## run A
## RSA_TOP
module RSA_TOP (
    clk, rst_n, in_valid,
    in_p, in_q, in_e, in_c,
    out_valid, out_m
);
Settings: LEC_CHECK=0, ABC_AREA=1, CAP_MARGIN=20, CORE_ASPECT_RATIO=0.89, CORE_MARGIN=2, CORE_UTILIZATION=71, CTS_CLUSTER_DIAMETER=190, GPL_TIMING_DRIVEN=1, MAX_ROUTING_LAYER=met4, MIN_ROUTING_LAYER=met1, SLEW_MARGIN=5, TNS_END_PERCENT=75; clock period 61.5 ns.
run.sh (not shown) runs the stock make flow with config.mk's settings and CLKGATE_MAP_FILE=.
Finished, but not clean: run A, with setup timing.
#### Input delta (run B over run A)
- CTS_CLUSTER_DIAMETER now 34, was 190
- CTS_CLUSTER_SIZE now 26, previously not set
- CORE_UTILIZATION now 72, was 71
- PLACE_DENSITY now 0.5, previously not set
- the clock period (ns, I/O delays scaled along) now 104.0, was 61.5
==> results <==
Run B finished every stage and its layout cleared the timing, DRC and antenna checks. [compare] base=run A new=run B: sum of routed wire length over all layers lower; worst-case setup margin in the final layout higher; final core area utilization lower; met2 usage lower. Run A → run B: clock-buffer cell count roughly the same; length of routed wiring on met1 decreased by 4.8% relative to the old numbers; post-CTS setup-driven buffer insertion count fell by 164.
For run C, these inputs were changed with respect to run B:
- clearing PLACE_DENSITY, which used to be 0.5
- putting HOLD_SLACK_MARGIN at -0.07 where nothing was set
- clearing CTS_CLUSTER_SIZE, which used to be 26
- swapping 20 for 15 in CAP_MARGIN
- swapping 72 for 71 in CORE_UTILIZATION
- swapping 34 for 203 in CTS_CLUSTER_DIAMETER
- swapping 104.0 for 58.4 in the clock period (ns, I/O delays scaled along)
Findings:
- Taking run B as the reference, in run C half-perimeter wire length after detailed placement went up; final weighted congestion in routability-driven placement -about 1.1%; number of flops mapped to enable cells by yosys roughly the same; setup fix buffers added after clock tree synthesis climbed 262.
- Going from run B to run C, vertical extent of the die grew slightly.
- As far as Yosys chip area is concerned, run B and run C perform about the same.
- Going from run B to run C, placement-stage cell area increased 7000 um^2; floorplan-stage core utilization decreased 1.1 points; width of the die increased 2.8 um; chip footprint increased about 1.4%.
- No final results exist for run C, since it was stopped by error ODB-0269 during 5_1_grt.
The following lists how run D was set up differently from run C:
- TNS_END_PERCENT no longer set, was 75
- CORE_UTILIZATION now 55, was 71
- CTS_CLUSTER_DIAMETER no longer set, was 203
- CORE_ASPECT_RATIO no longer set, was 0.89
- CAP_MARGIN now 20, was 15
- GPL_TIMING_DRIVEN no longer set, was 1
- ABC_AREA no longer set, was 1
- SLEW_MARGIN now 20, was 5
- MAX_ROUTING_LAYER no longer set, was met4
- HOLD_SLACK_MARGIN no longer set, was -0.07
- MIN_ROUTING_LAYER no longer set, was met1
- the clock period (ns, I/O delays scaled along) now 85.7, was 58.4
## What came out
Per the final summary, run D finished and its layout is clean on timing, DRC and antenna.
Number of buffers on the longest clock path: run D vs run C identical
Compared to run C, run D has chip area 30% higher.
Width of the die (run D vs. run C) increases by a little under 10%
Summary of run D over run C: post-detailed-placement half-perimeter wirelength increased by 7.3 mm relative to the old numbers; yosys-reported design area after synthesis increased by about 1% relative to the old numbers; core footprint increased by about 30% relative to the old numbers; I/O pin count closely matched the old numbers.
Relative to run C, share of the synthesized netlist area taken by xor and xnor gates decreased by 4.6 points in run D.
Of run D and run C, the run reporting the higher post-placement setup slack was run D.
Modified inputs, run E compared to run D
- HOLD_SLACK_MARGIN newly set to 0.23
- CORE_UTILIZATION changed from 55 to 40
- MAX_ROUTING_LAYER newly set to met4
- the clock period (ns, I/O delays scaled along) changed from 85.7 to 90.0
[summary]
Placeable core area, run E and run D: higher on run E
Compared run D against run E; sequential cell area in the final layout within noise.
Comparing run E and run D, the lower slack of the critical path is on run D.
Inputs modified between run E and run F:
- MAX_ROUTING_LAYER no longer set, was met4
- HOLD_SLACK_MARGIN no longer set, was 0.23
- CORE_UTILIZATION now 68, was 40
- the clock period (ns, I/O delays scaled along) now 25.5, was 90.0
Between run F and run E, it is run F whose height of the chip is lower, by 23%. Taking run E as the reference, in run F part of the Yosys area used for sequential elements essentially unchanged, chip area fell 41%. Half-perimeter wire length of the detailed placement result went up by more than half going from run E to run F. | synthesis area per yosys | run F vs run E | ≈ equal |. Run F got as far as 4_1_cts, where a tool error ended the run. Compared with run E, in run F width of the chip -23%; pre-placement core utilization +28 points.
